## sdram_logger
module sdram_logger (
    input         clk,           
    input         rst_n,         
    input  [23:0] timestamp,     
    input  [79:0] geig_data,     
    input  [79:0] mag_data,      
    input         next_byte,     
    input  [15:0] sdram_dq_in,   
    output [15:0] sdram_dq_out,  
    output        sdram_dq_oe,   
    output [12:0] sdram_a,
    output [1:0]  sdram_ba,
    output        sdram_clk_en,
    output        sdram_cke,
    output        sdram_cs,
    output        sdram_ras,
    output        sdram_cas,
    output        sdram_we,
    output        sdram_dqml,
    output        sdram_dqmu,
    output [7:0]  byte_out       
);
For scale: ~3100 cells after synthesis, roughly 660 flip-flops, roughly 0.033 mm² of cells after synthesis.
clock: 19.8 ns
lec_check: 0
abc_area: 0
cap_margin: 20
core_aspect_ratio: 0.76
core_margin: 7
core_utilization: 35
cts_cluster_diameter: 265
cts_cluster_size: 23
gpl_routability_driven: 1
max_routing_layer: met4
place_density: 0.47
slew_margin: 20
run.sh (not shown) runs the stock make flow with config.mk's settings and CLKGATE_MAP_FILE=.
Rerun with:
Settings changed: ABC_AREA 0 to default, CORE_ASPECT_RATIO 0.76 to default, CORE_MARGIN 7 to 2, CORE_UTILIZATION 35 to 58, CTS_CLUSTER_DIAMETER 265 to default, CTS_CLUSTER_SIZE 23 to default, GPL_ROUTABILITY_DRIVEN 1 to default, MAX_ROUTING_LAYER met4 to default, PLACE_DENSITY 0.47 to default.
Clock period 19.8 ns to 7.25 ns, I/O delays scaled along.
Now the flow produced a layout that fails on setup timing.
Setup slack is worse by 2600 ps.
Count of clock-buffer cells in the layout climbs by 43.
Total power grows to 3.3 times its value.
Rerun with:
Settings changed: CORE_UTILIZATION 58 to 40.
Clock period 7.25 ns to 11.7 ns, I/O delays scaled along.
After rerunning: The changed run completed without violations. Die size rises by 44%. Via count fell by 3.8%. Area after synthesis does not change. Power came out lower by 37%. Worst setup slack improves by 880 ps.
Rerun with:
Settings changed: CELL_PAD_IN_SITES_DETAIL_PLACEMENT from default to 2, GPL_ROUTABILITY_DRIVEN from default to 0.
Clock period 11.7 ns to 14.0 ns, I/O delays scaled along.
The changed run finished clean.
Routed wire length climbs by about 55%.
Cell area is lower by about 0.47%.
Die area does not change.
Total power came out lower by about 13%.
Register-to-register slack is better by 680 ps.
Synthesized area is unchanged.
Sequential cell count stays the same.
Final cell count decreases by about 0.54%.
Rerun with:
Settings changed: CELL_PAD_IN_SITES_DETAIL_PLACEMENT 2 to default, GPL_ROUTABILITY_DRIVEN 0 to default.
Clock period 14.0 ns to 13.1 ns, I/O delays scaled along.
Outcome: First-iteration DRC count decreases by a quarter to a third; sequential share of layout area barely changes; global-route usage decreases by 12 points.

* * *

== run A ==
sdram_logger again, from the RTL that the note above started with.
clock: 7.76 ns
lec_check: 0
abc_area: 1
cap_margin: 0
cell_pad_in_sites_detail_placement: 1
cell_pad_in_sites_global_placement: 0
core_aspect_ratio: 1.21
core_margin: 5
core_utilization: 40
cts_cluster_size: 87
gpl_routability_driven: 1
max_routing_layer: met4
min_routing_layer: met1
place_density_lb_addon: 0.15
setup_slack_margin: 1.56
slew_margin: 10
tns_end_percent: 5
Run A finished every stage and its layout cleared the timing, DRC and antenna checks.
Edits applied to the flow inputs when going from run A to run B:
- SLEW_MARGIN changed from 10 to 15
- GPL_TIMING_DRIVEN newly set to 0
- CORE_ASPECT_RATIO changed from 1.21 to 1.59
Results
Diff run A -> run B: routed wire length has increased, final worst slack saw a decrease, final standard cell area without fillers rose by 890 sq um.
For run C, these inputs were changed with respect to run B:
- PLACE_DENSITY_LB_ADDON: 0.15 -> unset
- GPL_ROUTABILITY_DRIVEN: 1 -> 0
- MIN_ROUTING_LAYER: met1 -> met2
- CAP_MARGIN: 0 -> 5
- CORE_ASPECT_RATIO: 1.59 -> 0.92
- GPL_TIMING_DRIVEN: 0 -> unset
- TNS_END_PERCENT: 5 -> 40
- MAX_ROUTING_LAYER: met4 -> met5
- PLACE_DENSITY: unset -> 0.47
- ABC_AREA: 1 -> 0
- SLEW_MARGIN: 15 -> 10
==> results <==
Run C finished all stages; layout check result: FAIL, due to setup timing.
Of the two values seen for slowest cell on the critical path, nor4_4 was produced by run B and or4_4 by run C.
Compared with run B, in run C fraction of area in multi-input gates picked up an extra 2.9 points, net switching power went down by 0.47%, final cell area excluding filler cells now sits higher, wire length of the first global-routing pass fell by about 4.4%, number of standard cells in the final layout excluding fillers saw a decrease.
Of the two values seen for top layer used by detailed routing, met5 was produced by run C and met4 by run B.
Relative to run C, the following input files were edited for run D:
- CELL_PAD_IN_SITES_DETAIL_PLACEMENT: 1 -> 0
- MIN_ROUTING_LAYER: met2 -> unset
- CORE_MARGIN: 5 -> 2
- PLACE_DENSITY: 0.47 -> 0.66
- CTS_CLUSTER_SIZE: 87 -> 37
- CAP_MARGIN: 5 -> 20
- TNS_END_PERCENT: 40 -> unset
- CORE_UTILIZATION: 40 -> 69
- SLEW_MARGIN: 10 -> 20
==> results <==
Final checks on run D, whose flow otherwise completed, came back failing, citing setup timing.
Run D against run C: cell area -1500 sq um, cell count fell 499, sum of internal, switching and leakage power went down 4.7%, overall global routing resource usage increased by 1.8 points relative to the old numbers.
Sort run D and run C by utilization after layout asc -> top: run C
Source of the critical timing path = timestamp[21]: run D; source of the critical timing path = timestamp[12]: run C
Run D reports a higher sequential share of layout area than run C does.
### run D -> run E
- clearing PLACE_DENSITY, which used to be 0.66
- swapping 20 for 5 in CAP_MARGIN
- swapping 0 for 1 in GPL_ROUTABILITY_DRIVEN
- clearing SETUP_SLACK_MARGIN, which used to be 1.56
- swapping 69 for 68 in CORE_UTILIZATION
- swapping 37 for 87 in CTS_CLUSTER_SIZE
- swapping 7.76 for 5.9 in the clock period (ns, I/O delays scaled along)
## What came out
Endpoint arrival time on the critical path: run E and run D compared, higher one is run D
Of run E and run D, none finishes clean.
To summarise run E: no stage aborted, but the layout did not pass its checks, failing on setup timing.
Although it ran to completion, run D produced a layout that fails the final checks because of setup timing.
Run E has less setup slack than run D.
Of run E and run D, the run reporting the lower detailed-placement wirelength estimate was run D.
Looking at total via count after detailed routing, run E sits 507 above run D.
Comparing run E and run D, the lower net switching power is on run D.
Delta (run E minus run D): setup TNS fell by 9.12 ns, highest cell delay on the worst timing path rose by 0.06 ns.
Power and IR drop assume default switching activity.
